## before
## top
module top (
  input  logic        clk,
  input  logic        rst_n,
  input  logic [15:0] setpoint,
  input  logic [15:0] feedback,
  input  logic [15:0] Kp,
  input  logic [15:0] Ki,
  input  logic [15:0] Kd,
  input  logic [15:0] clk_prescaler,
  output logic [15:0] control_signal
);
For scale: ~1,900 cells after synthesis, roughly 65 flip-flops, about 110 I/O pins, ~17,000 µm² of cells after synthesis.
Settings: LEC_CHECK=0, CAP_MARGIN=20, CORE_MARGIN=2, CORE_UTILIZATION=72, CTS_CLUSTER_DIAMETER=36, CTS_CLUSTER_SIZE=88, MAX_ROUTING_LAYER=met4, PLACE_DENSITY_LB_ADDON=0.03, SETUP_SLACK_MARGIN=1.36, SLEW_MARGIN=20, TNS_END_PERCENT=5; clock period 10.2 ns.
run.sh (not shown) runs the stock make flow with config.mk's settings and CLKGATE_MAP_FILE=.
before: flow complete, layout not clean; failing: setup timing
Input-level comparison between after and before:
-- flow/config.mk --
<<< before, line 11
export CTS_CLUSTER_DIAMETER = 36
export CTS_CLUSTER_SIZE = 88
export MAX_ROUTING_LAYER = met4
>>> after, line 11
<<< before, line 15
export SETUP_SLACK_MARGIN = 1.36
>>> after, line 12
export SETUP_SLACK_MARGIN = 2.3
==> flow/constraint.sdc <==
create_clock -name core_clock -period 7.74 [get_ports {clk}]
set_input_delay 1.5480 -clock core_clock [delete_from_list [all_inputs] [get_ports {clk}]]
set_output_delay 1.5480 -clock core_clock [all_outputs]
set_load 0.01 [all_outputs]
[summary]
Status for before and after: no clean run. Finished, but not clean: before, with setup timing. Sequential cell area share ended up 0.32 points lower on after than on before. Comparing critical-path maximum fanout for before and after, the bigger number came from before. after vs. before: critical path depth went down, multi-input logic area went up, met2 capacity usage during global routing went down, final area went up, detail-routed net length per standard cell went up.

* * *

red:
The RTL this note starts from:
==> flow/design.v <==
`timescale 1ns / 1ps
module pid_controller(
    input  logic        clk,
    input  logic        rst_n,
    input  logic [15:0] setpoint,
    input  logic [15:0] feedback,
    input  logic [15:0] Kp,
    input  logic [15:0] Ki,
    input  logic [15:0] Kd,
    input  logic [15:0] clk_prescaler,
    output logic [15:0] control_signal
);
    logic signed [16:0]  error_s;         
    logic signed [16:0]  prev_error_s;
    logic signed [31:0]  integral_s;      
    logic signed [31:0]  derivative_s;
    logic [15:0] clk_divider;
    logic        sampling_flag;
    logic signed [31:0] kp_mul, ki_mul;
    logic signed [31:0] kd_mul;
    logic signed [31:0] control_calc;
    always_ff @(posedge clk or negedge rst_n) begin
        if (!rst_n) begin
            clk_divider    <= 16'h0000;
            sampling_flag  <= 1'b0;
        end else if (clk_divider == clk_prescaler) begin
            clk_divider    <= 16'h0000;
            sampling_flag  <= 1'b1;
        end else begin
            clk_divider    <= clk_divider + 16'd1;
            sampling_flag  <= 1'b0;
        end
    end
    always_comb begin
        error_s = $signed({1'b0, setpoint}) - $signed({1'b0, feedback});
        kp_mul = $signed({1'b0, Kp}) * error_s;
        ki_mul = $signed({1'b0, Ki}) * error_s;
        kd_mul = $signed({1'b0, Kd}) * (error_s - prev_error_s);
        control_calc = kp_mul + integral_s + kd_mul;
    end
    always_ff @(posedge clk or negedge rst_n) begin
        if (!rst_n) begin
            prev_error_s   <= '0;
            integral_s     <= '0;
            derivative_s   <= '0;
            control_signal <= 16'h0000;
        end else if (sampling_flag) begin
            integral_s   <= integral_s + ki_mul;
            derivative_s <= kd_mul;
            control_signal <= control_calc[15:0];
            prev_error_s <= error_s;
        end
    end
endmodule
`timescale 1ns/1ps
module top (
  input  logic        clk,
  input  logic        rst_n,
  input  logic [15:0] setpoint,
  input  logic [15:0] feedback,
  input  logic [15:0] Kp,
  input  logic [15:0] Ki,
  input  logic [15:0] Kd,
  input  logic [15:0] clk_prescaler,
  output logic [15:0] control_signal
);
  pid_controller u_dut (
    .clk(clk),
    .rst_n(rst_n),
    .setpoint(setpoint),
    .feedback(feedback),
    .Kp(Kp),
    .Ki(Ki),
    .Kd(Kd),
    .clk_prescaler(clk_prescaler),
    .control_signal(control_signal)
  );
endmodule
Settings: LEC_CHECK=0, ABC_AREA=1, CAP_MARGIN=20, CELL_PAD_IN_SITES_GLOBAL_PLACEMENT=2, CORE_MARGIN=2, CORE_UTILIZATION=40, CTS_CLUSTER_DIAMETER=340, CTS_CLUSTER_SIZE=47, SETUP_SLACK_MARGIN=-0.51, SLEW_MARGIN=20; clock period 12.5 ns.
#### Input delta (blue over red)
- PLACE_DENSITY newly set to 0.86
- CTS_CLUSTER_SIZE changed from 47 to 100
- TNS_END_PERCENT newly set to 15
--- outcome ---
- Having completed the whole flow, blue delivered a layout that passed the timing, design-rule and antenna checks.
- Diff blue..red | proportion of final cell area spent on non-clock buffers | negligible
- Side by side, post-route minimum period turned out higher in blue than in red.
The following lists how green was set up differently from blue:
- removing CTS_CLUSTER_SIZE (formerly 100)
- removing CTS_CLUSTER_DIAMETER (formerly 340)
- removing SETUP_SLACK_MARGIN (formerly -0.51)
- removing TNS_END_PERCENT (formerly 15)
- removing CELL_PAD_IN_SITES_GLOBAL_PLACEMENT (formerly 2)
- removing PLACE_DENSITY (formerly 0.86)
- removing ABC_AREA (formerly 1)
- changing the clock period (ns, I/O delays scaled along) from 12.5 to 12.2
==> results <==
In the floorplan summary, green is listed with a die area less than that of blue. Summary of green over blue: wire length of the first global-routing pass lower; layout overhead on the synthesized area higher; global-route usage lower; number of setup buffers added after CTS higher; number of distinct library cells after synthesis higher.
Relative to green, the following input files were edited for orange:
- CORE_UTILIZATION changed from 40 to 65
- TNS_END_PERCENT newly set to 5
- the clock period (ns, I/O delays scaled along) changed from 12.2 to 10.2
Results
STATUS run=orange STAGES=ALL_DONE FINAL_CHECKS=FAILED CAUSE=negative setup slack. In orange, count of clock buffers in the final design is higher than in green. Number of non-clock buffers (lower): green. Relative to green, overall routing resource usage increased by 13 points in orange. Detailed-route vias per instance delta for orange relative to green: 0.59 higher.
## Diff of input files: purple against orange
- SETUP_SLACK_MARGIN newly set to 1.36
- CORE_UTILIZATION changed from 65 to 72
- MAX_ROUTING_LAYER newly set to met4
- PLACE_DENSITY_LB_ADDON newly set to 0.03
- CTS_CLUSTER_SIZE newly set to 88
- CTS_CLUSTER_DIAMETER newly set to 335
--- outcome ---
~same share of cell area taken by flip-flops and latches in purple and orange. Diff orange -> purple | number of signal-net buffers in the layout | increase of 1.2%. From the logs: purple reached the end of the flow and failed the layout checks with negative setup slack. Any difference in fmax between orange and purple is small enough to ignore. purple ends up with higher time the worst path needs with I/O delays and setup than orange does. Compare purple and orange | count of non-filler cells in the finished layout lower: purple. purple vs. orange: die area shows a reduction of 0.0026 sq mm.

* * *

Starts from the design.v that is shown in full above.
Settings: LEC_CHECK=0, ABC_AREA=1, CAP_MARGIN=20, CELL_PAD_IN_SITES_GLOBAL_PLACEMENT=2, CORE_MARGIN=2, CORE_UTILIZATION=40, CTS_CLUSTER_DIAMETER=340, CTS_CLUSTER_SIZE=100, PLACE_DENSITY_LB_ADDON=0.3, SETUP_SLACK_MARGIN=-0.51, SLEW_MARGIN=20, TNS_END_PERCENT=25; clock period 12.5 ns.
==> next run, changes <==
- CELL_PAD_IN_SITES_GLOBAL_PLACEMENT: 2 -> 1
- CORE_ASPECT_RATIO: not set -> 0.5
- CTS_CLUSTER_DIAMETER: 340 -> 329
- PLACE_DENSITY: not set -> 0.78
- PLACE_DENSITY_LB_ADDON: 0.3 -> not set
- SETUP_SLACK_MARGIN: -0.51 -> not set
- TNS_END_PERCENT: 25 -> 10
After rerunning: The new run produced a clean layout; via count barely changes; routed wire length went down by 3.6%; setup slack is worse by 0.029 ns; synthesized cell count does not change.
==> next run, changes <==
- SETUP_SLACK_MARGIN: not set -> -1.24
- SLEW_MARGIN: 20 -> 0
Final cell count barely changes.
Worst setup slack is worse by 0.015 ns.
Core utilization is about the same.
Count of clock-buffer cells in the layout is unchanged.
Non-clock buffer count goes up by 2.
Fmax is about the same.
==> next run, changes <==
- GPL_ROUTABILITY_DRIVEN: not set -> 0
- SETUP_SLACK_MARGIN: -1.24 -> not set
- SLEW_MARGIN: 0 -> 30
Outcome:
- cell count stays flat
- setup slack improved by 0.0053 ns
- via count shrinks by 0.32%

* * *

RTL: the design.v shown in full above, as it stands there.
==> flow/config.mk <==
export PLATFORM = sky130hd
export DESIGN_NAME = top
export DESIGN_NICKNAME = top
export VERILOG_FILES = /design/flow/design.v
export SDC_FILE = /design/flow/constraint.sdc
export NUM_CORES = 4
export LEC_CHECK = 0
export CAP_MARGIN = 20
export CORE_MARGIN = 2
export CORE_UTILIZATION = 59
export SETUP_SLACK_MARGIN = 2.3
export SLEW_MARGIN = 20
==> flow/constraint.sdc <==
create_clock -name core_clock -period 9.09 [get_ports {clk}]
set_input_delay 1.8180 -clock core_clock [delete_from_list [all_inputs] [get_ports {clk}]]
set_output_delay 1.8180 -clock core_clock [all_outputs]
set_load 0.01 [all_outputs]
The starting point finished but fails on setup timing.
Edit:
- CORE_UTILIZATION: 59 -> 61
- CTS_CLUSTER_SIZE: unset -> 100
- SETUP_SLACK_MARGIN: 2.3 -> unset
- clock period: 9.09 -> 13.6 ns (I/O delays scaled with it)
- This time the run went through all stages and came out clean
- global-route usage shrinks by 2.0 points
- wire length goes down by 14%
- synthesized area does not change
- clock skew barely changes
Edit:
- CAP_MARGIN: 20 -> 10
- CORE_UTILIZATION: 61 -> 40
- CTS_CLUSTER_SIZE: 100 -> 82
The changed run passed the timing, design-rule and antenna checks; sequential cell count is unchanged; die size rises by 51%; clock skew falls by 0.0056 ns.
Edit:
- CAP_MARGIN: 10 -> 20
- CORE_UTILIZATION: 40 -> 59
- CTS_CLUSTER_SIZE: 82 -> unset
- clock period: 13.6 -> 12.2 ns (I/O delays scaled with it)
What happened: The changed run went through all stages and came out clean; hold slack barely changes; wire length falls by a few percent; flip-flop count stays the same; cell count falls by a few percent; non-clock buffer count rises by 51; via count rises by a few percent.

* * *

// top: RTL as listed in full above, without the edits since
Settings: LEC_CHECK=0, ABC_AREA=1, CAP_MARGIN=40, CELL_PAD_IN_SITES_GLOBAL_PLACEMENT=2, CORE_ASPECT_RATIO=1.57, CORE_MARGIN=10, CORE_UTILIZATION=40, CTS_CLUSTER_DIAMETER=165, CTS_CLUSTER_SIZE=26, GPL_ROUTABILITY_DRIVEN=0, GPL_TIMING_DRIVEN=0, MAX_ROUTING_LAYER=met4, MIN_ROUTING_LAYER=met1, PLACE_DENSITY_LB_ADDON=0.15, SETUP_SLACK_MARGIN=0.78, SLEW_MARGIN=0, TNS_END_PERCENT=45; clock period 10.9 ns.
Edit:
ABC_AREA = unset   (was 1)
CAP_MARGIN = 20   (was 40)
CELL_PAD_IN_SITES_GLOBAL_PLACEMENT = unset   (was 2)
CORE_ASPECT_RATIO = unset   (was 1.57)
CORE_MARGIN = 2   (was 10)
CTS_CLUSTER_DIAMETER = unset   (was 165)
CTS_CLUSTER_SIZE = unset   (was 26)
GPL_ROUTABILITY_DRIVEN = unset   (was 0)
GPL_TIMING_DRIVEN = unset   (was 0)
MAX_ROUTING_LAYER = unset   (was met4)
MIN_ROUTING_LAYER = unset   (was met1)
PLACE_DENSITY_LB_ADDON = unset   (was 0.15)
SETUP_SLACK_MARGIN = unset   (was 0.78)
SLEW_MARGIN = 20   (was 0)
TNS_END_PERCENT = unset   (was 45)
clock period = 8.22 ns   (was 10.9 ns; I/O delays follow)
What happened: The changed run completed and failed the layout checks on setup timing. Worst setup slack is worse by 2900 ps. Cell count went down by 17%. Non-clock buffer count went up by 88. Synthesized area went down by 5.7%. Clock skew went down by 4.3 ps. Worst hold slack is better by 31 ps. Global-route usage went down by 1.5 points.
Edit:
clock period = 12.5 ns   (was 8.22 ns; I/O delays follow)
Effect: With this change the flow finished clean; final area drops by a little under a tenth; global-route usage decreases by 1.2 points; area after synthesis is unchanged; core utilization goes down by 4.4 points; sequential share of layout area came out higher by 0.71 points; setup slack is better by 2800 ps; routed wire length is lower by a few percent; first-iteration DRC count decreases by a few percent; sequential cell count is unchanged.

* * *

Setup of exp/zinc:
RTL: the design.v shown in full above, as it stands there.
Settings: LEC_CHECK=0, CAP_MARGIN=20, CORE_MARGIN=2, CORE_UTILIZATION=72, CTS_CLUSTER_DIAMETER=28, CTS_CLUSTER_SIZE=81, HOLD_SLACK_MARGIN=-0.09, PLACE_DENSITY_LB_ADDON=0.11, SETUP_SLACK_MARGIN=1.93, SLEW_MARGIN=20, TNS_END_PERCENT=5; clock period 6.75 ns.
The flow completed for exp/zinc, but it is not clean: the layout still shows negative setup slack.
What exp/raven does differently from exp/zinc at the input level:
- removing CTS_CLUSTER_SIZE (formerly 81)
- removing SETUP_SLACK_MARGIN (formerly 1.93)
- changing CORE_UTILIZATION from 72 to 65
- removing CTS_CLUSTER_DIAMETER (formerly 28)
- removing PLACE_DENSITY_LB_ADDON (formerly 0.11)
- removing HOLD_SLACK_MARGIN (formerly -0.09)
- changing the clock period (ns, I/O delays scaled along) from 6.75 to 9.91
--- outcome ---
Although exp/raven finished all stages, its layout failed final checks on negative setup slack. On pin count of the biggest net entering global routing: between exp/raven and exp/zinc, it ends up higher for exp/zinc. exp/zinc → exp/raven: cell count has decreased; post-layout instance area has decreased; layout-stage area growth over the synthesis result has decreased. Number of global-route vias before repair was higher in exp/zinc than in exp/raven. Comparing exp/raven and exp/zinc, clock buffer count is lower on exp/zinc.
Relative to exp/raven, the following input files were edited for exp/harbor:
- TNS_END_PERCENT no longer set, was 5
- CORE_UTILIZATION now 13, was 65
- the clock period (ns, I/O delays scaled along) now 13.6, was 9.91
Results
The final layout from exp/harbor, which completed every stage, passed the timing, design-rule and antenna checks at the end of the flow.
In the tables for exp/harbor and exp/raven, layout overhead on the synthesized area reads lower with exp/raven.
Higher minimum hold slack was reported by exp/harbor, not exp/raven.
Diff exp/raven -> exp/harbor: design area went up about 3.3%; detailed router's first-iteration violation count moved down.
Relative to exp/harbor, the following input files were edited for exp/xenon:
- SETUP_SLACK_MARGIN: unset -> 1.45
- CTS_CLUSTER_SIZE: unset -> 21
- CORE_UTILIZATION: 13 -> 68
- the clock period (ns, I/O delays scaled along): 13.6 -> 8.22
Against exp/harbor as the reference, exp/xenon delivers a lower final-layout setup total negative slack.
exp/xenon -> exp/harbor: buffering stage count on the worst path with inverters included delta 0, exact match
Delta (exp/xenon minus exp/harbor): clock network area share went down 0.22 points.
From exp/xenon to exp/harbor, total of flip-flops plus latches after synthesis did not move at all.
Against exp/harbor, exp/xenon comes in 7400 µm higher on total length of routed met2 wires.
[compare] base=exp/harbor new=exp/xenon: global-route usage has increased; post-layout period usage of the worst path went up.
Of exp/harbor and exp/xenon, only exp/harbor finishes the flow clean.
From the logs: exp/xenon reached the end of the flow and failed the layout checks with negative setup slack.
Re routed wire length: exp/xenon is 32% up on exp/harbor.
Changes in exp/indigo relative to exp/xenon:
- SETUP_SLACK_MARGIN changed from 1.45 to -0.5
- CAP_MARGIN changed from 20 to 15
- the clock period (ns, I/O delays scaled along) changed from 8.22 to 5.3
--- outcome ---
exp/indigo ran in full, but the layout does not pass; the checks complain about negative setup slack. The start point of the critical path comes out feedback[1] in one run and feedback[0] in the other, namely in exp/indigo and exp/xenon respectively. exp/indigo: number of antenna violations at the first check in global routing is 3 higher than what exp/xenon reported. Register fraction of the total cell area: exp/xenon vs exp/indigo — no meaningful difference. In the reports for exp/xenon and exp/indigo, the smaller minimum setup slack in the final design belongs to exp/indigo. exp/indigo vs exp/xenon, part of the cycle the worst path needs went up by 60 points. Going from exp/xenon to exp/indigo, total number of vias fell by 300, number of gates resized after cts decreased by about 35% relative to the old numbers.
[inputs] exp/onyx vs exp/indigo
- SETUP_SLACK_MARGIN: -0.5 -> 1.38
- TNS_END_PERCENT: unset -> 5
### Flow results
- exp/indigo ran in full, but the layout does not pass; the checks complain about negative setup slack.
- Finished, but not clean: exp/onyx, with negative setup slack.
- exp/onyx against exp/indigo: number of tap instances was more or less identical, clock-buffer cell count went down 1, sequential fraction of total cell area picked up an extra 0.41 points.
- On growth of design area from synthesis to finish: between exp/onyx and exp/indigo, it ends up higher for exp/indigo.
- As far as number of core rows is concerned, exp/indigo and exp/onyx perform about the same.
- Against exp/indigo as the reference, exp/onyx delivers a lower logic share of the area.
- Row count of non-CTS buffers in the layout: exp/onyx lower / exp/indigo higher
- When the final numbers for exp/onyx and exp/indigo were put side by side, the detailed-routing iteration count for the pre-antenna-repair pass turned out to be greater in exp/indigo.
